Setup of build 38:
## cordic_oscillator
module cordic_oscillator #(
    parameter SFIXED_WIDTH = 32,            
    parameter CORDIC_WIDTH = 16,            
    parameter SFIXED_TWO_PI = 32'h6487ED51,          
    parameter SFIXED_ZERO   = 32'd0,
    parameter CORDIC_GAIN   = 16'h26DD           
	 )(
    input  wire                      clk,
    input  wire                      rst,
    input  wire                      ce,
    input  wire signed [SFIXED_WIDTH-1:0] tuning_word,
    output wire signed [CORDIC_WIDTH-1:0] sin_out,
    output wire signed [CORDIC_WIDTH-1:0] cos_out,
    output wire                      valid_out
);
Size: about 70000 µm² of cells after synthesis.
clock: 5.5 ns
lec_check: 0
abc_area: 1
cap_margin: 20
cell_pad_in_sites_global_placement: 0
core_aspect_ratio: 1.69
core_margin: 2
core_utilization: 40
cts_cluster_size: 95
gpl_routability_driven: 0
gpl_timing_driven: 0
hold_slack_margin: 0.14
max_routing_layer: met4
min_routing_layer: met1
slew_margin: 10
run.sh (not shown) runs the stock make flow with config.mk's settings and CLKGATE_MAP_FILE=.
Build 38 finished every stage and its layout cleared the timing, design-rule and antenna checks.
Setup changes, build 38 to build 44
- clearing CORE_ASPECT_RATIO, which used to be 1.69
- clearing GPL_TIMING_DRIVEN, which used to be 0
- swapping 10 for 20 in SLEW_MARGIN
- swapping 40 for 72 in CORE_UTILIZATION
- clearing MAX_ROUTING_LAYER, which used to be met4
- clearing CELL_PAD_IN_SITES_GLOBAL_PLACEMENT, which used to be 0
- clearing HOLD_SLACK_MARGIN, which used to be 0.14
- putting SETUP_SLACK_MARGIN at 0.62 where nothing was set
- clearing MIN_ROUTING_LAYER, which used to be met1
- clearing CTS_CLUSTER_SIZE, which used to be 95
- clearing ABC_AREA, which used to be 1
- clearing GPL_ROUTABILITY_DRIVEN, which used to be 0
- swapping 5.5 for 4.25 in the clock period (ns, I/O delays scaled along)
Build 44 -> stages 100% | layout checks FAIL | negative setup slack
Of the two values seen for source of the critical timing path, phase_acc[19] was produced by build 44 and cordic_inst.z_pipe[2][19] by build 38.
Going from build 38 to build 44, global routing met2 resource utilization rose by 21 points; die area fell by about 45%; placeable core region fell by 46%; number of signal-net buffers in the layout rose by 330%.
Of build 38 and build 44, build 44 shows the lower count of inverters not on the clock network in the layout, with build 38 above it.
Total of clock buffers placed in the layout was lower in the run labelled build 38.
Relative to build 44, the following input files were edited for build 22:
- putting CTS_CLUSTER_DIAMETER at 268 where nothing was set
- clearing SETUP_SLACK_MARGIN, which used to be 0.62
- swapping 72 for 70 in CORE_UTILIZATION
- putting CTS_CLUSTER_SIZE at 35 where nothing was set
- swapping 4.25 for 2.66 in the clock period (ns, I/O delays scaled along)
Build 44 → build 22: number of cells after detailed placement went up about 20%, instance area after placement went up 22%, placeable core area went up about 2.4%, starting density of the core went down 1.7 points.
Build 22 vs. build 44: die footprint saw an increase, share of synthesized cell area in full adder, half adder and majority cells saw little to no change.
Looking at the logs for build 44 and build 22, the single run that did not finish was build 22.
Status(build 22) = ERROR, stage = clock tree synthesis
#### Input delta (build 47 over build 22)
- CORE_UTILIZATION: 70 -> 72
- CTS_CLUSTER_SIZE: 35 -> unset
- CTS_CLUSTER_DIAMETER: 268 -> unset
- PLACE_DENSITY_LB_ADDON: unset -> 0.23
- SETUP_SLACK_MARGIN: unset -> 1.49
- the clock period (ns, I/O delays scaled along): 2.66 -> 5.14
[summary]
- Build 22 did not finish: a tool error stopped it during clock tree synthesis.
- Build 47 completed end to end with timing, DRC and antenna clean.
- Total placed cells including tap cells (higher): build 22
- Re adder-cell area share of the yosys netlist: no difference whatsoever between build 22 and build 47.
- Looking at core utilization at floorplan, build 47 sits 1.7 points above build 22.
- The synthesized instance count on build 22 is in line with that on build 47.
- Taking build 22 as the reference, in build 47 total half-perimeter wirelength after legalization and detailed placement -30%, weighted congestion reported at the end of routability-driven placement -about 9%.
- When build 47 is measured against build 22, its die area turns out about 2.7% lower.

---

## job 3744
cordic_oscillator again, from the RTL that the note above started with.
==> flow/config.mk <==
export PLATFORM = sky130hd
export DESIGN_NAME = cordic_oscillator
export DESIGN_NICKNAME = cordic_oscillator
export VERILOG_FILES = /design/flow/design.v
export SDC_FILE = /design/flow/constraint.sdc
export NUM_CORES = 4
export LEC_CHECK = 0
export CAP_MARGIN = 20
export CORE_MARGIN = 2
export CORE_UTILIZATION = 66
export SLEW_MARGIN = 20
==> flow/constraint.sdc <==
create_clock -name core_clock -period 4.25 [get_ports {clk}]
set_input_delay 0.8500 -clock core_clock [delete_from_list [all_inputs] [get_ports {clk}]]
set_output_delay 0.8500 -clock core_clock [all_outputs]
set_load 0.01 [all_outputs]
## Diff of input files: job 8389 against job 3744
Settings: setting PLACE_DENSITY to 0.8 for the first time; setting ABC_AREA to 1 for the first time; changing CAP_MARGIN from 20 to 0; changing CORE_UTILIZATION from 66 to 72; changing the clock period (ns, I/O delays scaled along) from 4.25 to 3.73.
--- outcome ---
- Out of job 3744 and job 8389, the only run to close with the timing, design-rule and antenna checks passing was job 3744.
- Core footprint, job 3744 and job 8389, lower one = job 8389.
- Number of vias in the routed layout ended up 10,733 higher on job 8389 than on job 3744.
- When job 8389 is set beside job 3744, its area fraction in full adders, half adders and majority gates turns out to be 0.39 points smaller.
- Relative to job 3744, job 8389 degrades design area.
- Post-layout utilization of the core: job 3744 and job 8389 compared, higher one is job 8389
- Job 8389 -> job 3744: clock skew flat
- On post-DP HPWL, the higher figure sits with job 8389, not job 3744.
- [compare] base=job 3744 new=job 8389: biggest fanout along the worst timing path increased by 1 relative to the old numbers, clock network area share fell 0.44 points.
Here is what was changed in the inputs of job 6668 compared with job 8389.
Settings: CAP_MARGIN changed from 0 to 20; ABC_AREA removed (was 1); CTS_CLUSTER_SIZE newly set to 46; SETUP_SLACK_MARGIN newly set to -0.26; PLACE_DENSITY removed (was 0.8); the clock period (ns, I/O delays scaled along) changed from 3.73 to 3.36.
No final results exist for job 6668, since it was stopped by error GRT-0116 during global routing (5_1_grt).
The higher global placer's final weighted congestion of job 8389 and job 6668 is in job 8389.
For number of placed instances with taps included, dividing the value from job 8389 by the value from job 6668 gives 1.06.
Going from job 8389 to job 6668, core box area shrank slightly.
Compared to job 8389, job 6668 has cell area after synthesis 2.2% lower.
